## awstm
module awstm(
        pps,
        tevt,
        evt,
        rst_n,
        clk
    );
make LEC_CHECK=0 ABC_AREA=1 CAP_MARGIN=20 CELL_PAD_IN_SITES_GLOBAL_PLACEMENT=0 CORE_ASPECT_RATIO=1.06 CORE_MARGIN=2 CORE_UTILIZATION=68 CTS_CLUSTER_SIZE=52 GPL_TIMING_DRIVEN=1 MIN_ROUTING_LAYER=met1 SETUP_SLACK_MARGIN=0.08 SLEW_MARGIN=10 finish   # period 3.11 ns
run.sh (not shown) runs the stock make flow with config.mk's settings and CLKGATE_MAP_FILE=.
The starting point completed without violations.
==> next run, changes <==
==> flow/config.mk (replaced) <==
export PLATFORM = sky130hd
export DESIGN_NAME = awstm
export DESIGN_NICKNAME = awstm
export VERILOG_FILES = /design/flow/design.v
export SDC_FILE = /design/flow/constraint.sdc
export NUM_CORES = 4
export LEC_CHECK = 0
export CAP_MARGIN = 20
export CORE_MARGIN = 2
export CORE_UTILIZATION = 70
export HOLD_SLACK_MARGIN = -0.1
export SLEW_MARGIN = 20
==> flow/constraint.sdc (replaced) <==
create_clock -name core_clock -period 3.2 [get_ports {clk}]
set_input_delay 0.6400 -clock core_clock [delete_from_list [all_inputs] [get_ports {clk}]]
set_output_delay 0.6400 -clock core_clock [all_outputs]
set_load 0.01 [all_outputs]
Effect: The new run finished but fails on setup timing. Routed wire length falls by 8.7%. Cell count falls by 26%. Final area falls by 2.2%. Global-route usage rises by 0.32 points. Clock skew is about the same. Setup slack is worse by 0.43 ns. Area after synthesis falls by 11%. Power rises by 32%. Worst hold slack is better by 0.11 ns. Non-clock buffer count rises by 123.
==> next run, changes <==
--- a/flow/config.mk
+++ b/flow/config.mk
@@ -7,2 +7,3 @@
 export LEC_CHECK = 0
+export ABC_AREA = 1
 export CAP_MARGIN = 20
@@ -10,3 +11,6 @@
 export CORE_UTILIZATION = 70
+export CTS_CLUSTER_SIZE = 72
 export HOLD_SLACK_MARGIN = -0.1
+export MAX_ROUTING_LAYER = met4
 export SLEW_MARGIN = 20
+export TNS_END_PERCENT = 5
==> flow/constraint.sdc (replaced) <==
create_clock -name core_clock -period 2.37 [get_ports {clk}]
set_input_delay 0.4740 -clock core_clock [delete_from_list [all_inputs] [get_ports {clk}]]
set_output_delay 0.4740 -clock core_clock [all_outputs]
set_load 0.01 [all_outputs]
The changed run did not get past global routing (5_1_grt), error GRT-0232.
Area after synthesis is higher by 12%.
Die size came out higher by about 12%.
Synthesized cell count rose by 50%.
==> next run, changes <==
==> flow/config.mk (replaced) <==
export PLATFORM = sky130hd
export DESIGN_NAME = awstm
export DESIGN_NICKNAME = awstm
export VERILOG_FILES = /design/flow/design.v
export SDC_FILE = /design/flow/constraint.sdc
export NUM_CORES = 4
export LEC_CHECK = 0
export CAP_MARGIN = 20
export CORE_MARGIN = 2
export CORE_UTILIZATION = 40
export PLACE_DENSITY = 0.6
export SLEW_MARGIN = 20
==> flow/constraint.sdc (replaced) <==
create_clock -name core_clock -period 6.0 [get_ports {clk}]
set_input_delay 1.2000 -clock core_clock [delete_from_list [all_inputs] [get_ports {clk}]]
set_output_delay 1.2000 -clock core_clock [all_outputs]
set_load 0.01 [all_outputs]
Effect: Now the flow completed with no timing, DRC or antenna violations; synthesized cell count went down by about 33%; die area went up by about 54%; area after synthesis went down by about 11%.

---

== JK ==
awstm again, from the RTL that the note above started with.
make LEC_CHECK=0 ABC_AREA=1 CAP_MARGIN=20 CELL_PAD_IN_SITES_GLOBAL_PLACEMENT=0 CORE_ASPECT_RATIO=1.5 CORE_MARGIN=2 CORE_UTILIZATION=71 CTS_CLUSTER_DIAMETER=356 CTS_CLUSTER_SIZE=52 GPL_TIMING_DRIVEN=1 HOLD_SLACK_MARGIN=0.29 MIN_ROUTING_LAYER=met1 PLACE_DENSITY_LB_ADDON=0.06 SETUP_SLACK_MARGIN=0.23 SLEW_MARGIN=10 finish   # period 0.799 ns
JK did not finish; the tool stopped in detailed placement (3_5_place_dp) with error DPL-0033.
#### Input delta (MS over JK)
- CTS_CLUSTER_DIAMETER now 234, was 356
- PLACE_DENSITY now 0.73, previously not set
- HOLD_SLACK_MARGIN no longer set, was 0.29
- CORE_UTILIZATION now 72, was 71
- CORE_ASPECT_RATIO now 0.97, was 1.5
- SETUP_SLACK_MARGIN now 0.81, was 0.23
- PLACE_DENSITY_LB_ADDON no longer set, was 0.06
- the clock period (ns, I/O delays scaled along) now 3.0, was 0.799
## What came out
Status(MS) = ERROR, stage = global routing (5_1_grt). Comparing MS against JK, there is no change at all in post-synthesis adder-cell area fraction. Compared MS vs JK, and full die area is down in MS. Compared with JK, MS shows a higher fraction of the core area occupied by cells at floorplan. Reported for JK and MS, post-synth tally of flip-flops with integrated enable turned out identical to the last digit. Measured against JK, the weighted congestion reported at the end of routability-driven placement of MS comes out at 0.909 times the reference value. Area of the synthesized netlist per yosys stat: MS vs JK identical. AND-OR/OR-AND share of the synthesized area: MS vs JK, no meaningful difference.
> inputs changed (MS -> AL)
- removing MIN_ROUTING_LAYER (formerly met1)
- removing GPL_TIMING_DRIVEN (formerly 1)
- removing SETUP_SLACK_MARGIN (formerly 0.81)
- removing CELL_PAD_IN_SITES_GLOBAL_PLACEMENT (formerly 0)
- changing SLEW_MARGIN from 10 to 20
- removing CORE_ASPECT_RATIO (formerly 0.97)
- changing PLACE_DENSITY from 0.73 to 0.6
- removing ABC_AREA (formerly 1)
- removing CTS_CLUSTER_DIAMETER (formerly 234)
- changing CORE_UTILIZATION from 72 to 40
- removing CTS_CLUSTER_SIZE (formerly 52)
- changing the clock period (ns, I/O delays scaled along) from 3.0 to 4.27
### Flow results
No stage failed in AL, and the final checks on the layout all came back clean.
Count of flip-flops with a built-in enable after synthesis: MS vs AL identical
Fraction of the core area occupied by cells at floorplan ends up higher on MS.
Cell count after placement shrinks by more than 10% when moving from MS to AL.
Comparing AL and MS, the higher xor-xnor portion of the synthesized cell area was measured on AL.
AL ended up with a higher area enclosed by the die boundary than MS did.
Synthesized area, AL vs MS: down by more than 10%
Going from MS to AL, final RePlAce weighted congestion went down by about 9%; total cell area reported by yosys after synthesis went down by 1700 um^2.
Compared with MS, AL shows vertical die dimension that has gone up by more than a quarter.
Going from MS to AL, synthesized netlist cell count shrinks by 789.
Measured against each other, AL and MS differ in area fraction in compound gates after synthesis, the lower figure coming from MS.
--- input diff AL..TR ---
- setting SETUP_SLACK_MARGIN to -0.24 for the first time
### Flow results
TR vs. AL: final weighted congestion in routability-driven placement did not really move, proportion of cell area spent on the clock network saw little to no change, layout-stage area growth over the synthesis result closely matched the old numbers.
AL: no failed stages, no open violations at the end
Per the final summary, TR finished and its layout is clean on timing, DRC and antenna.
Power figures rest on the tool's default switching activity, not on a simulated workload.
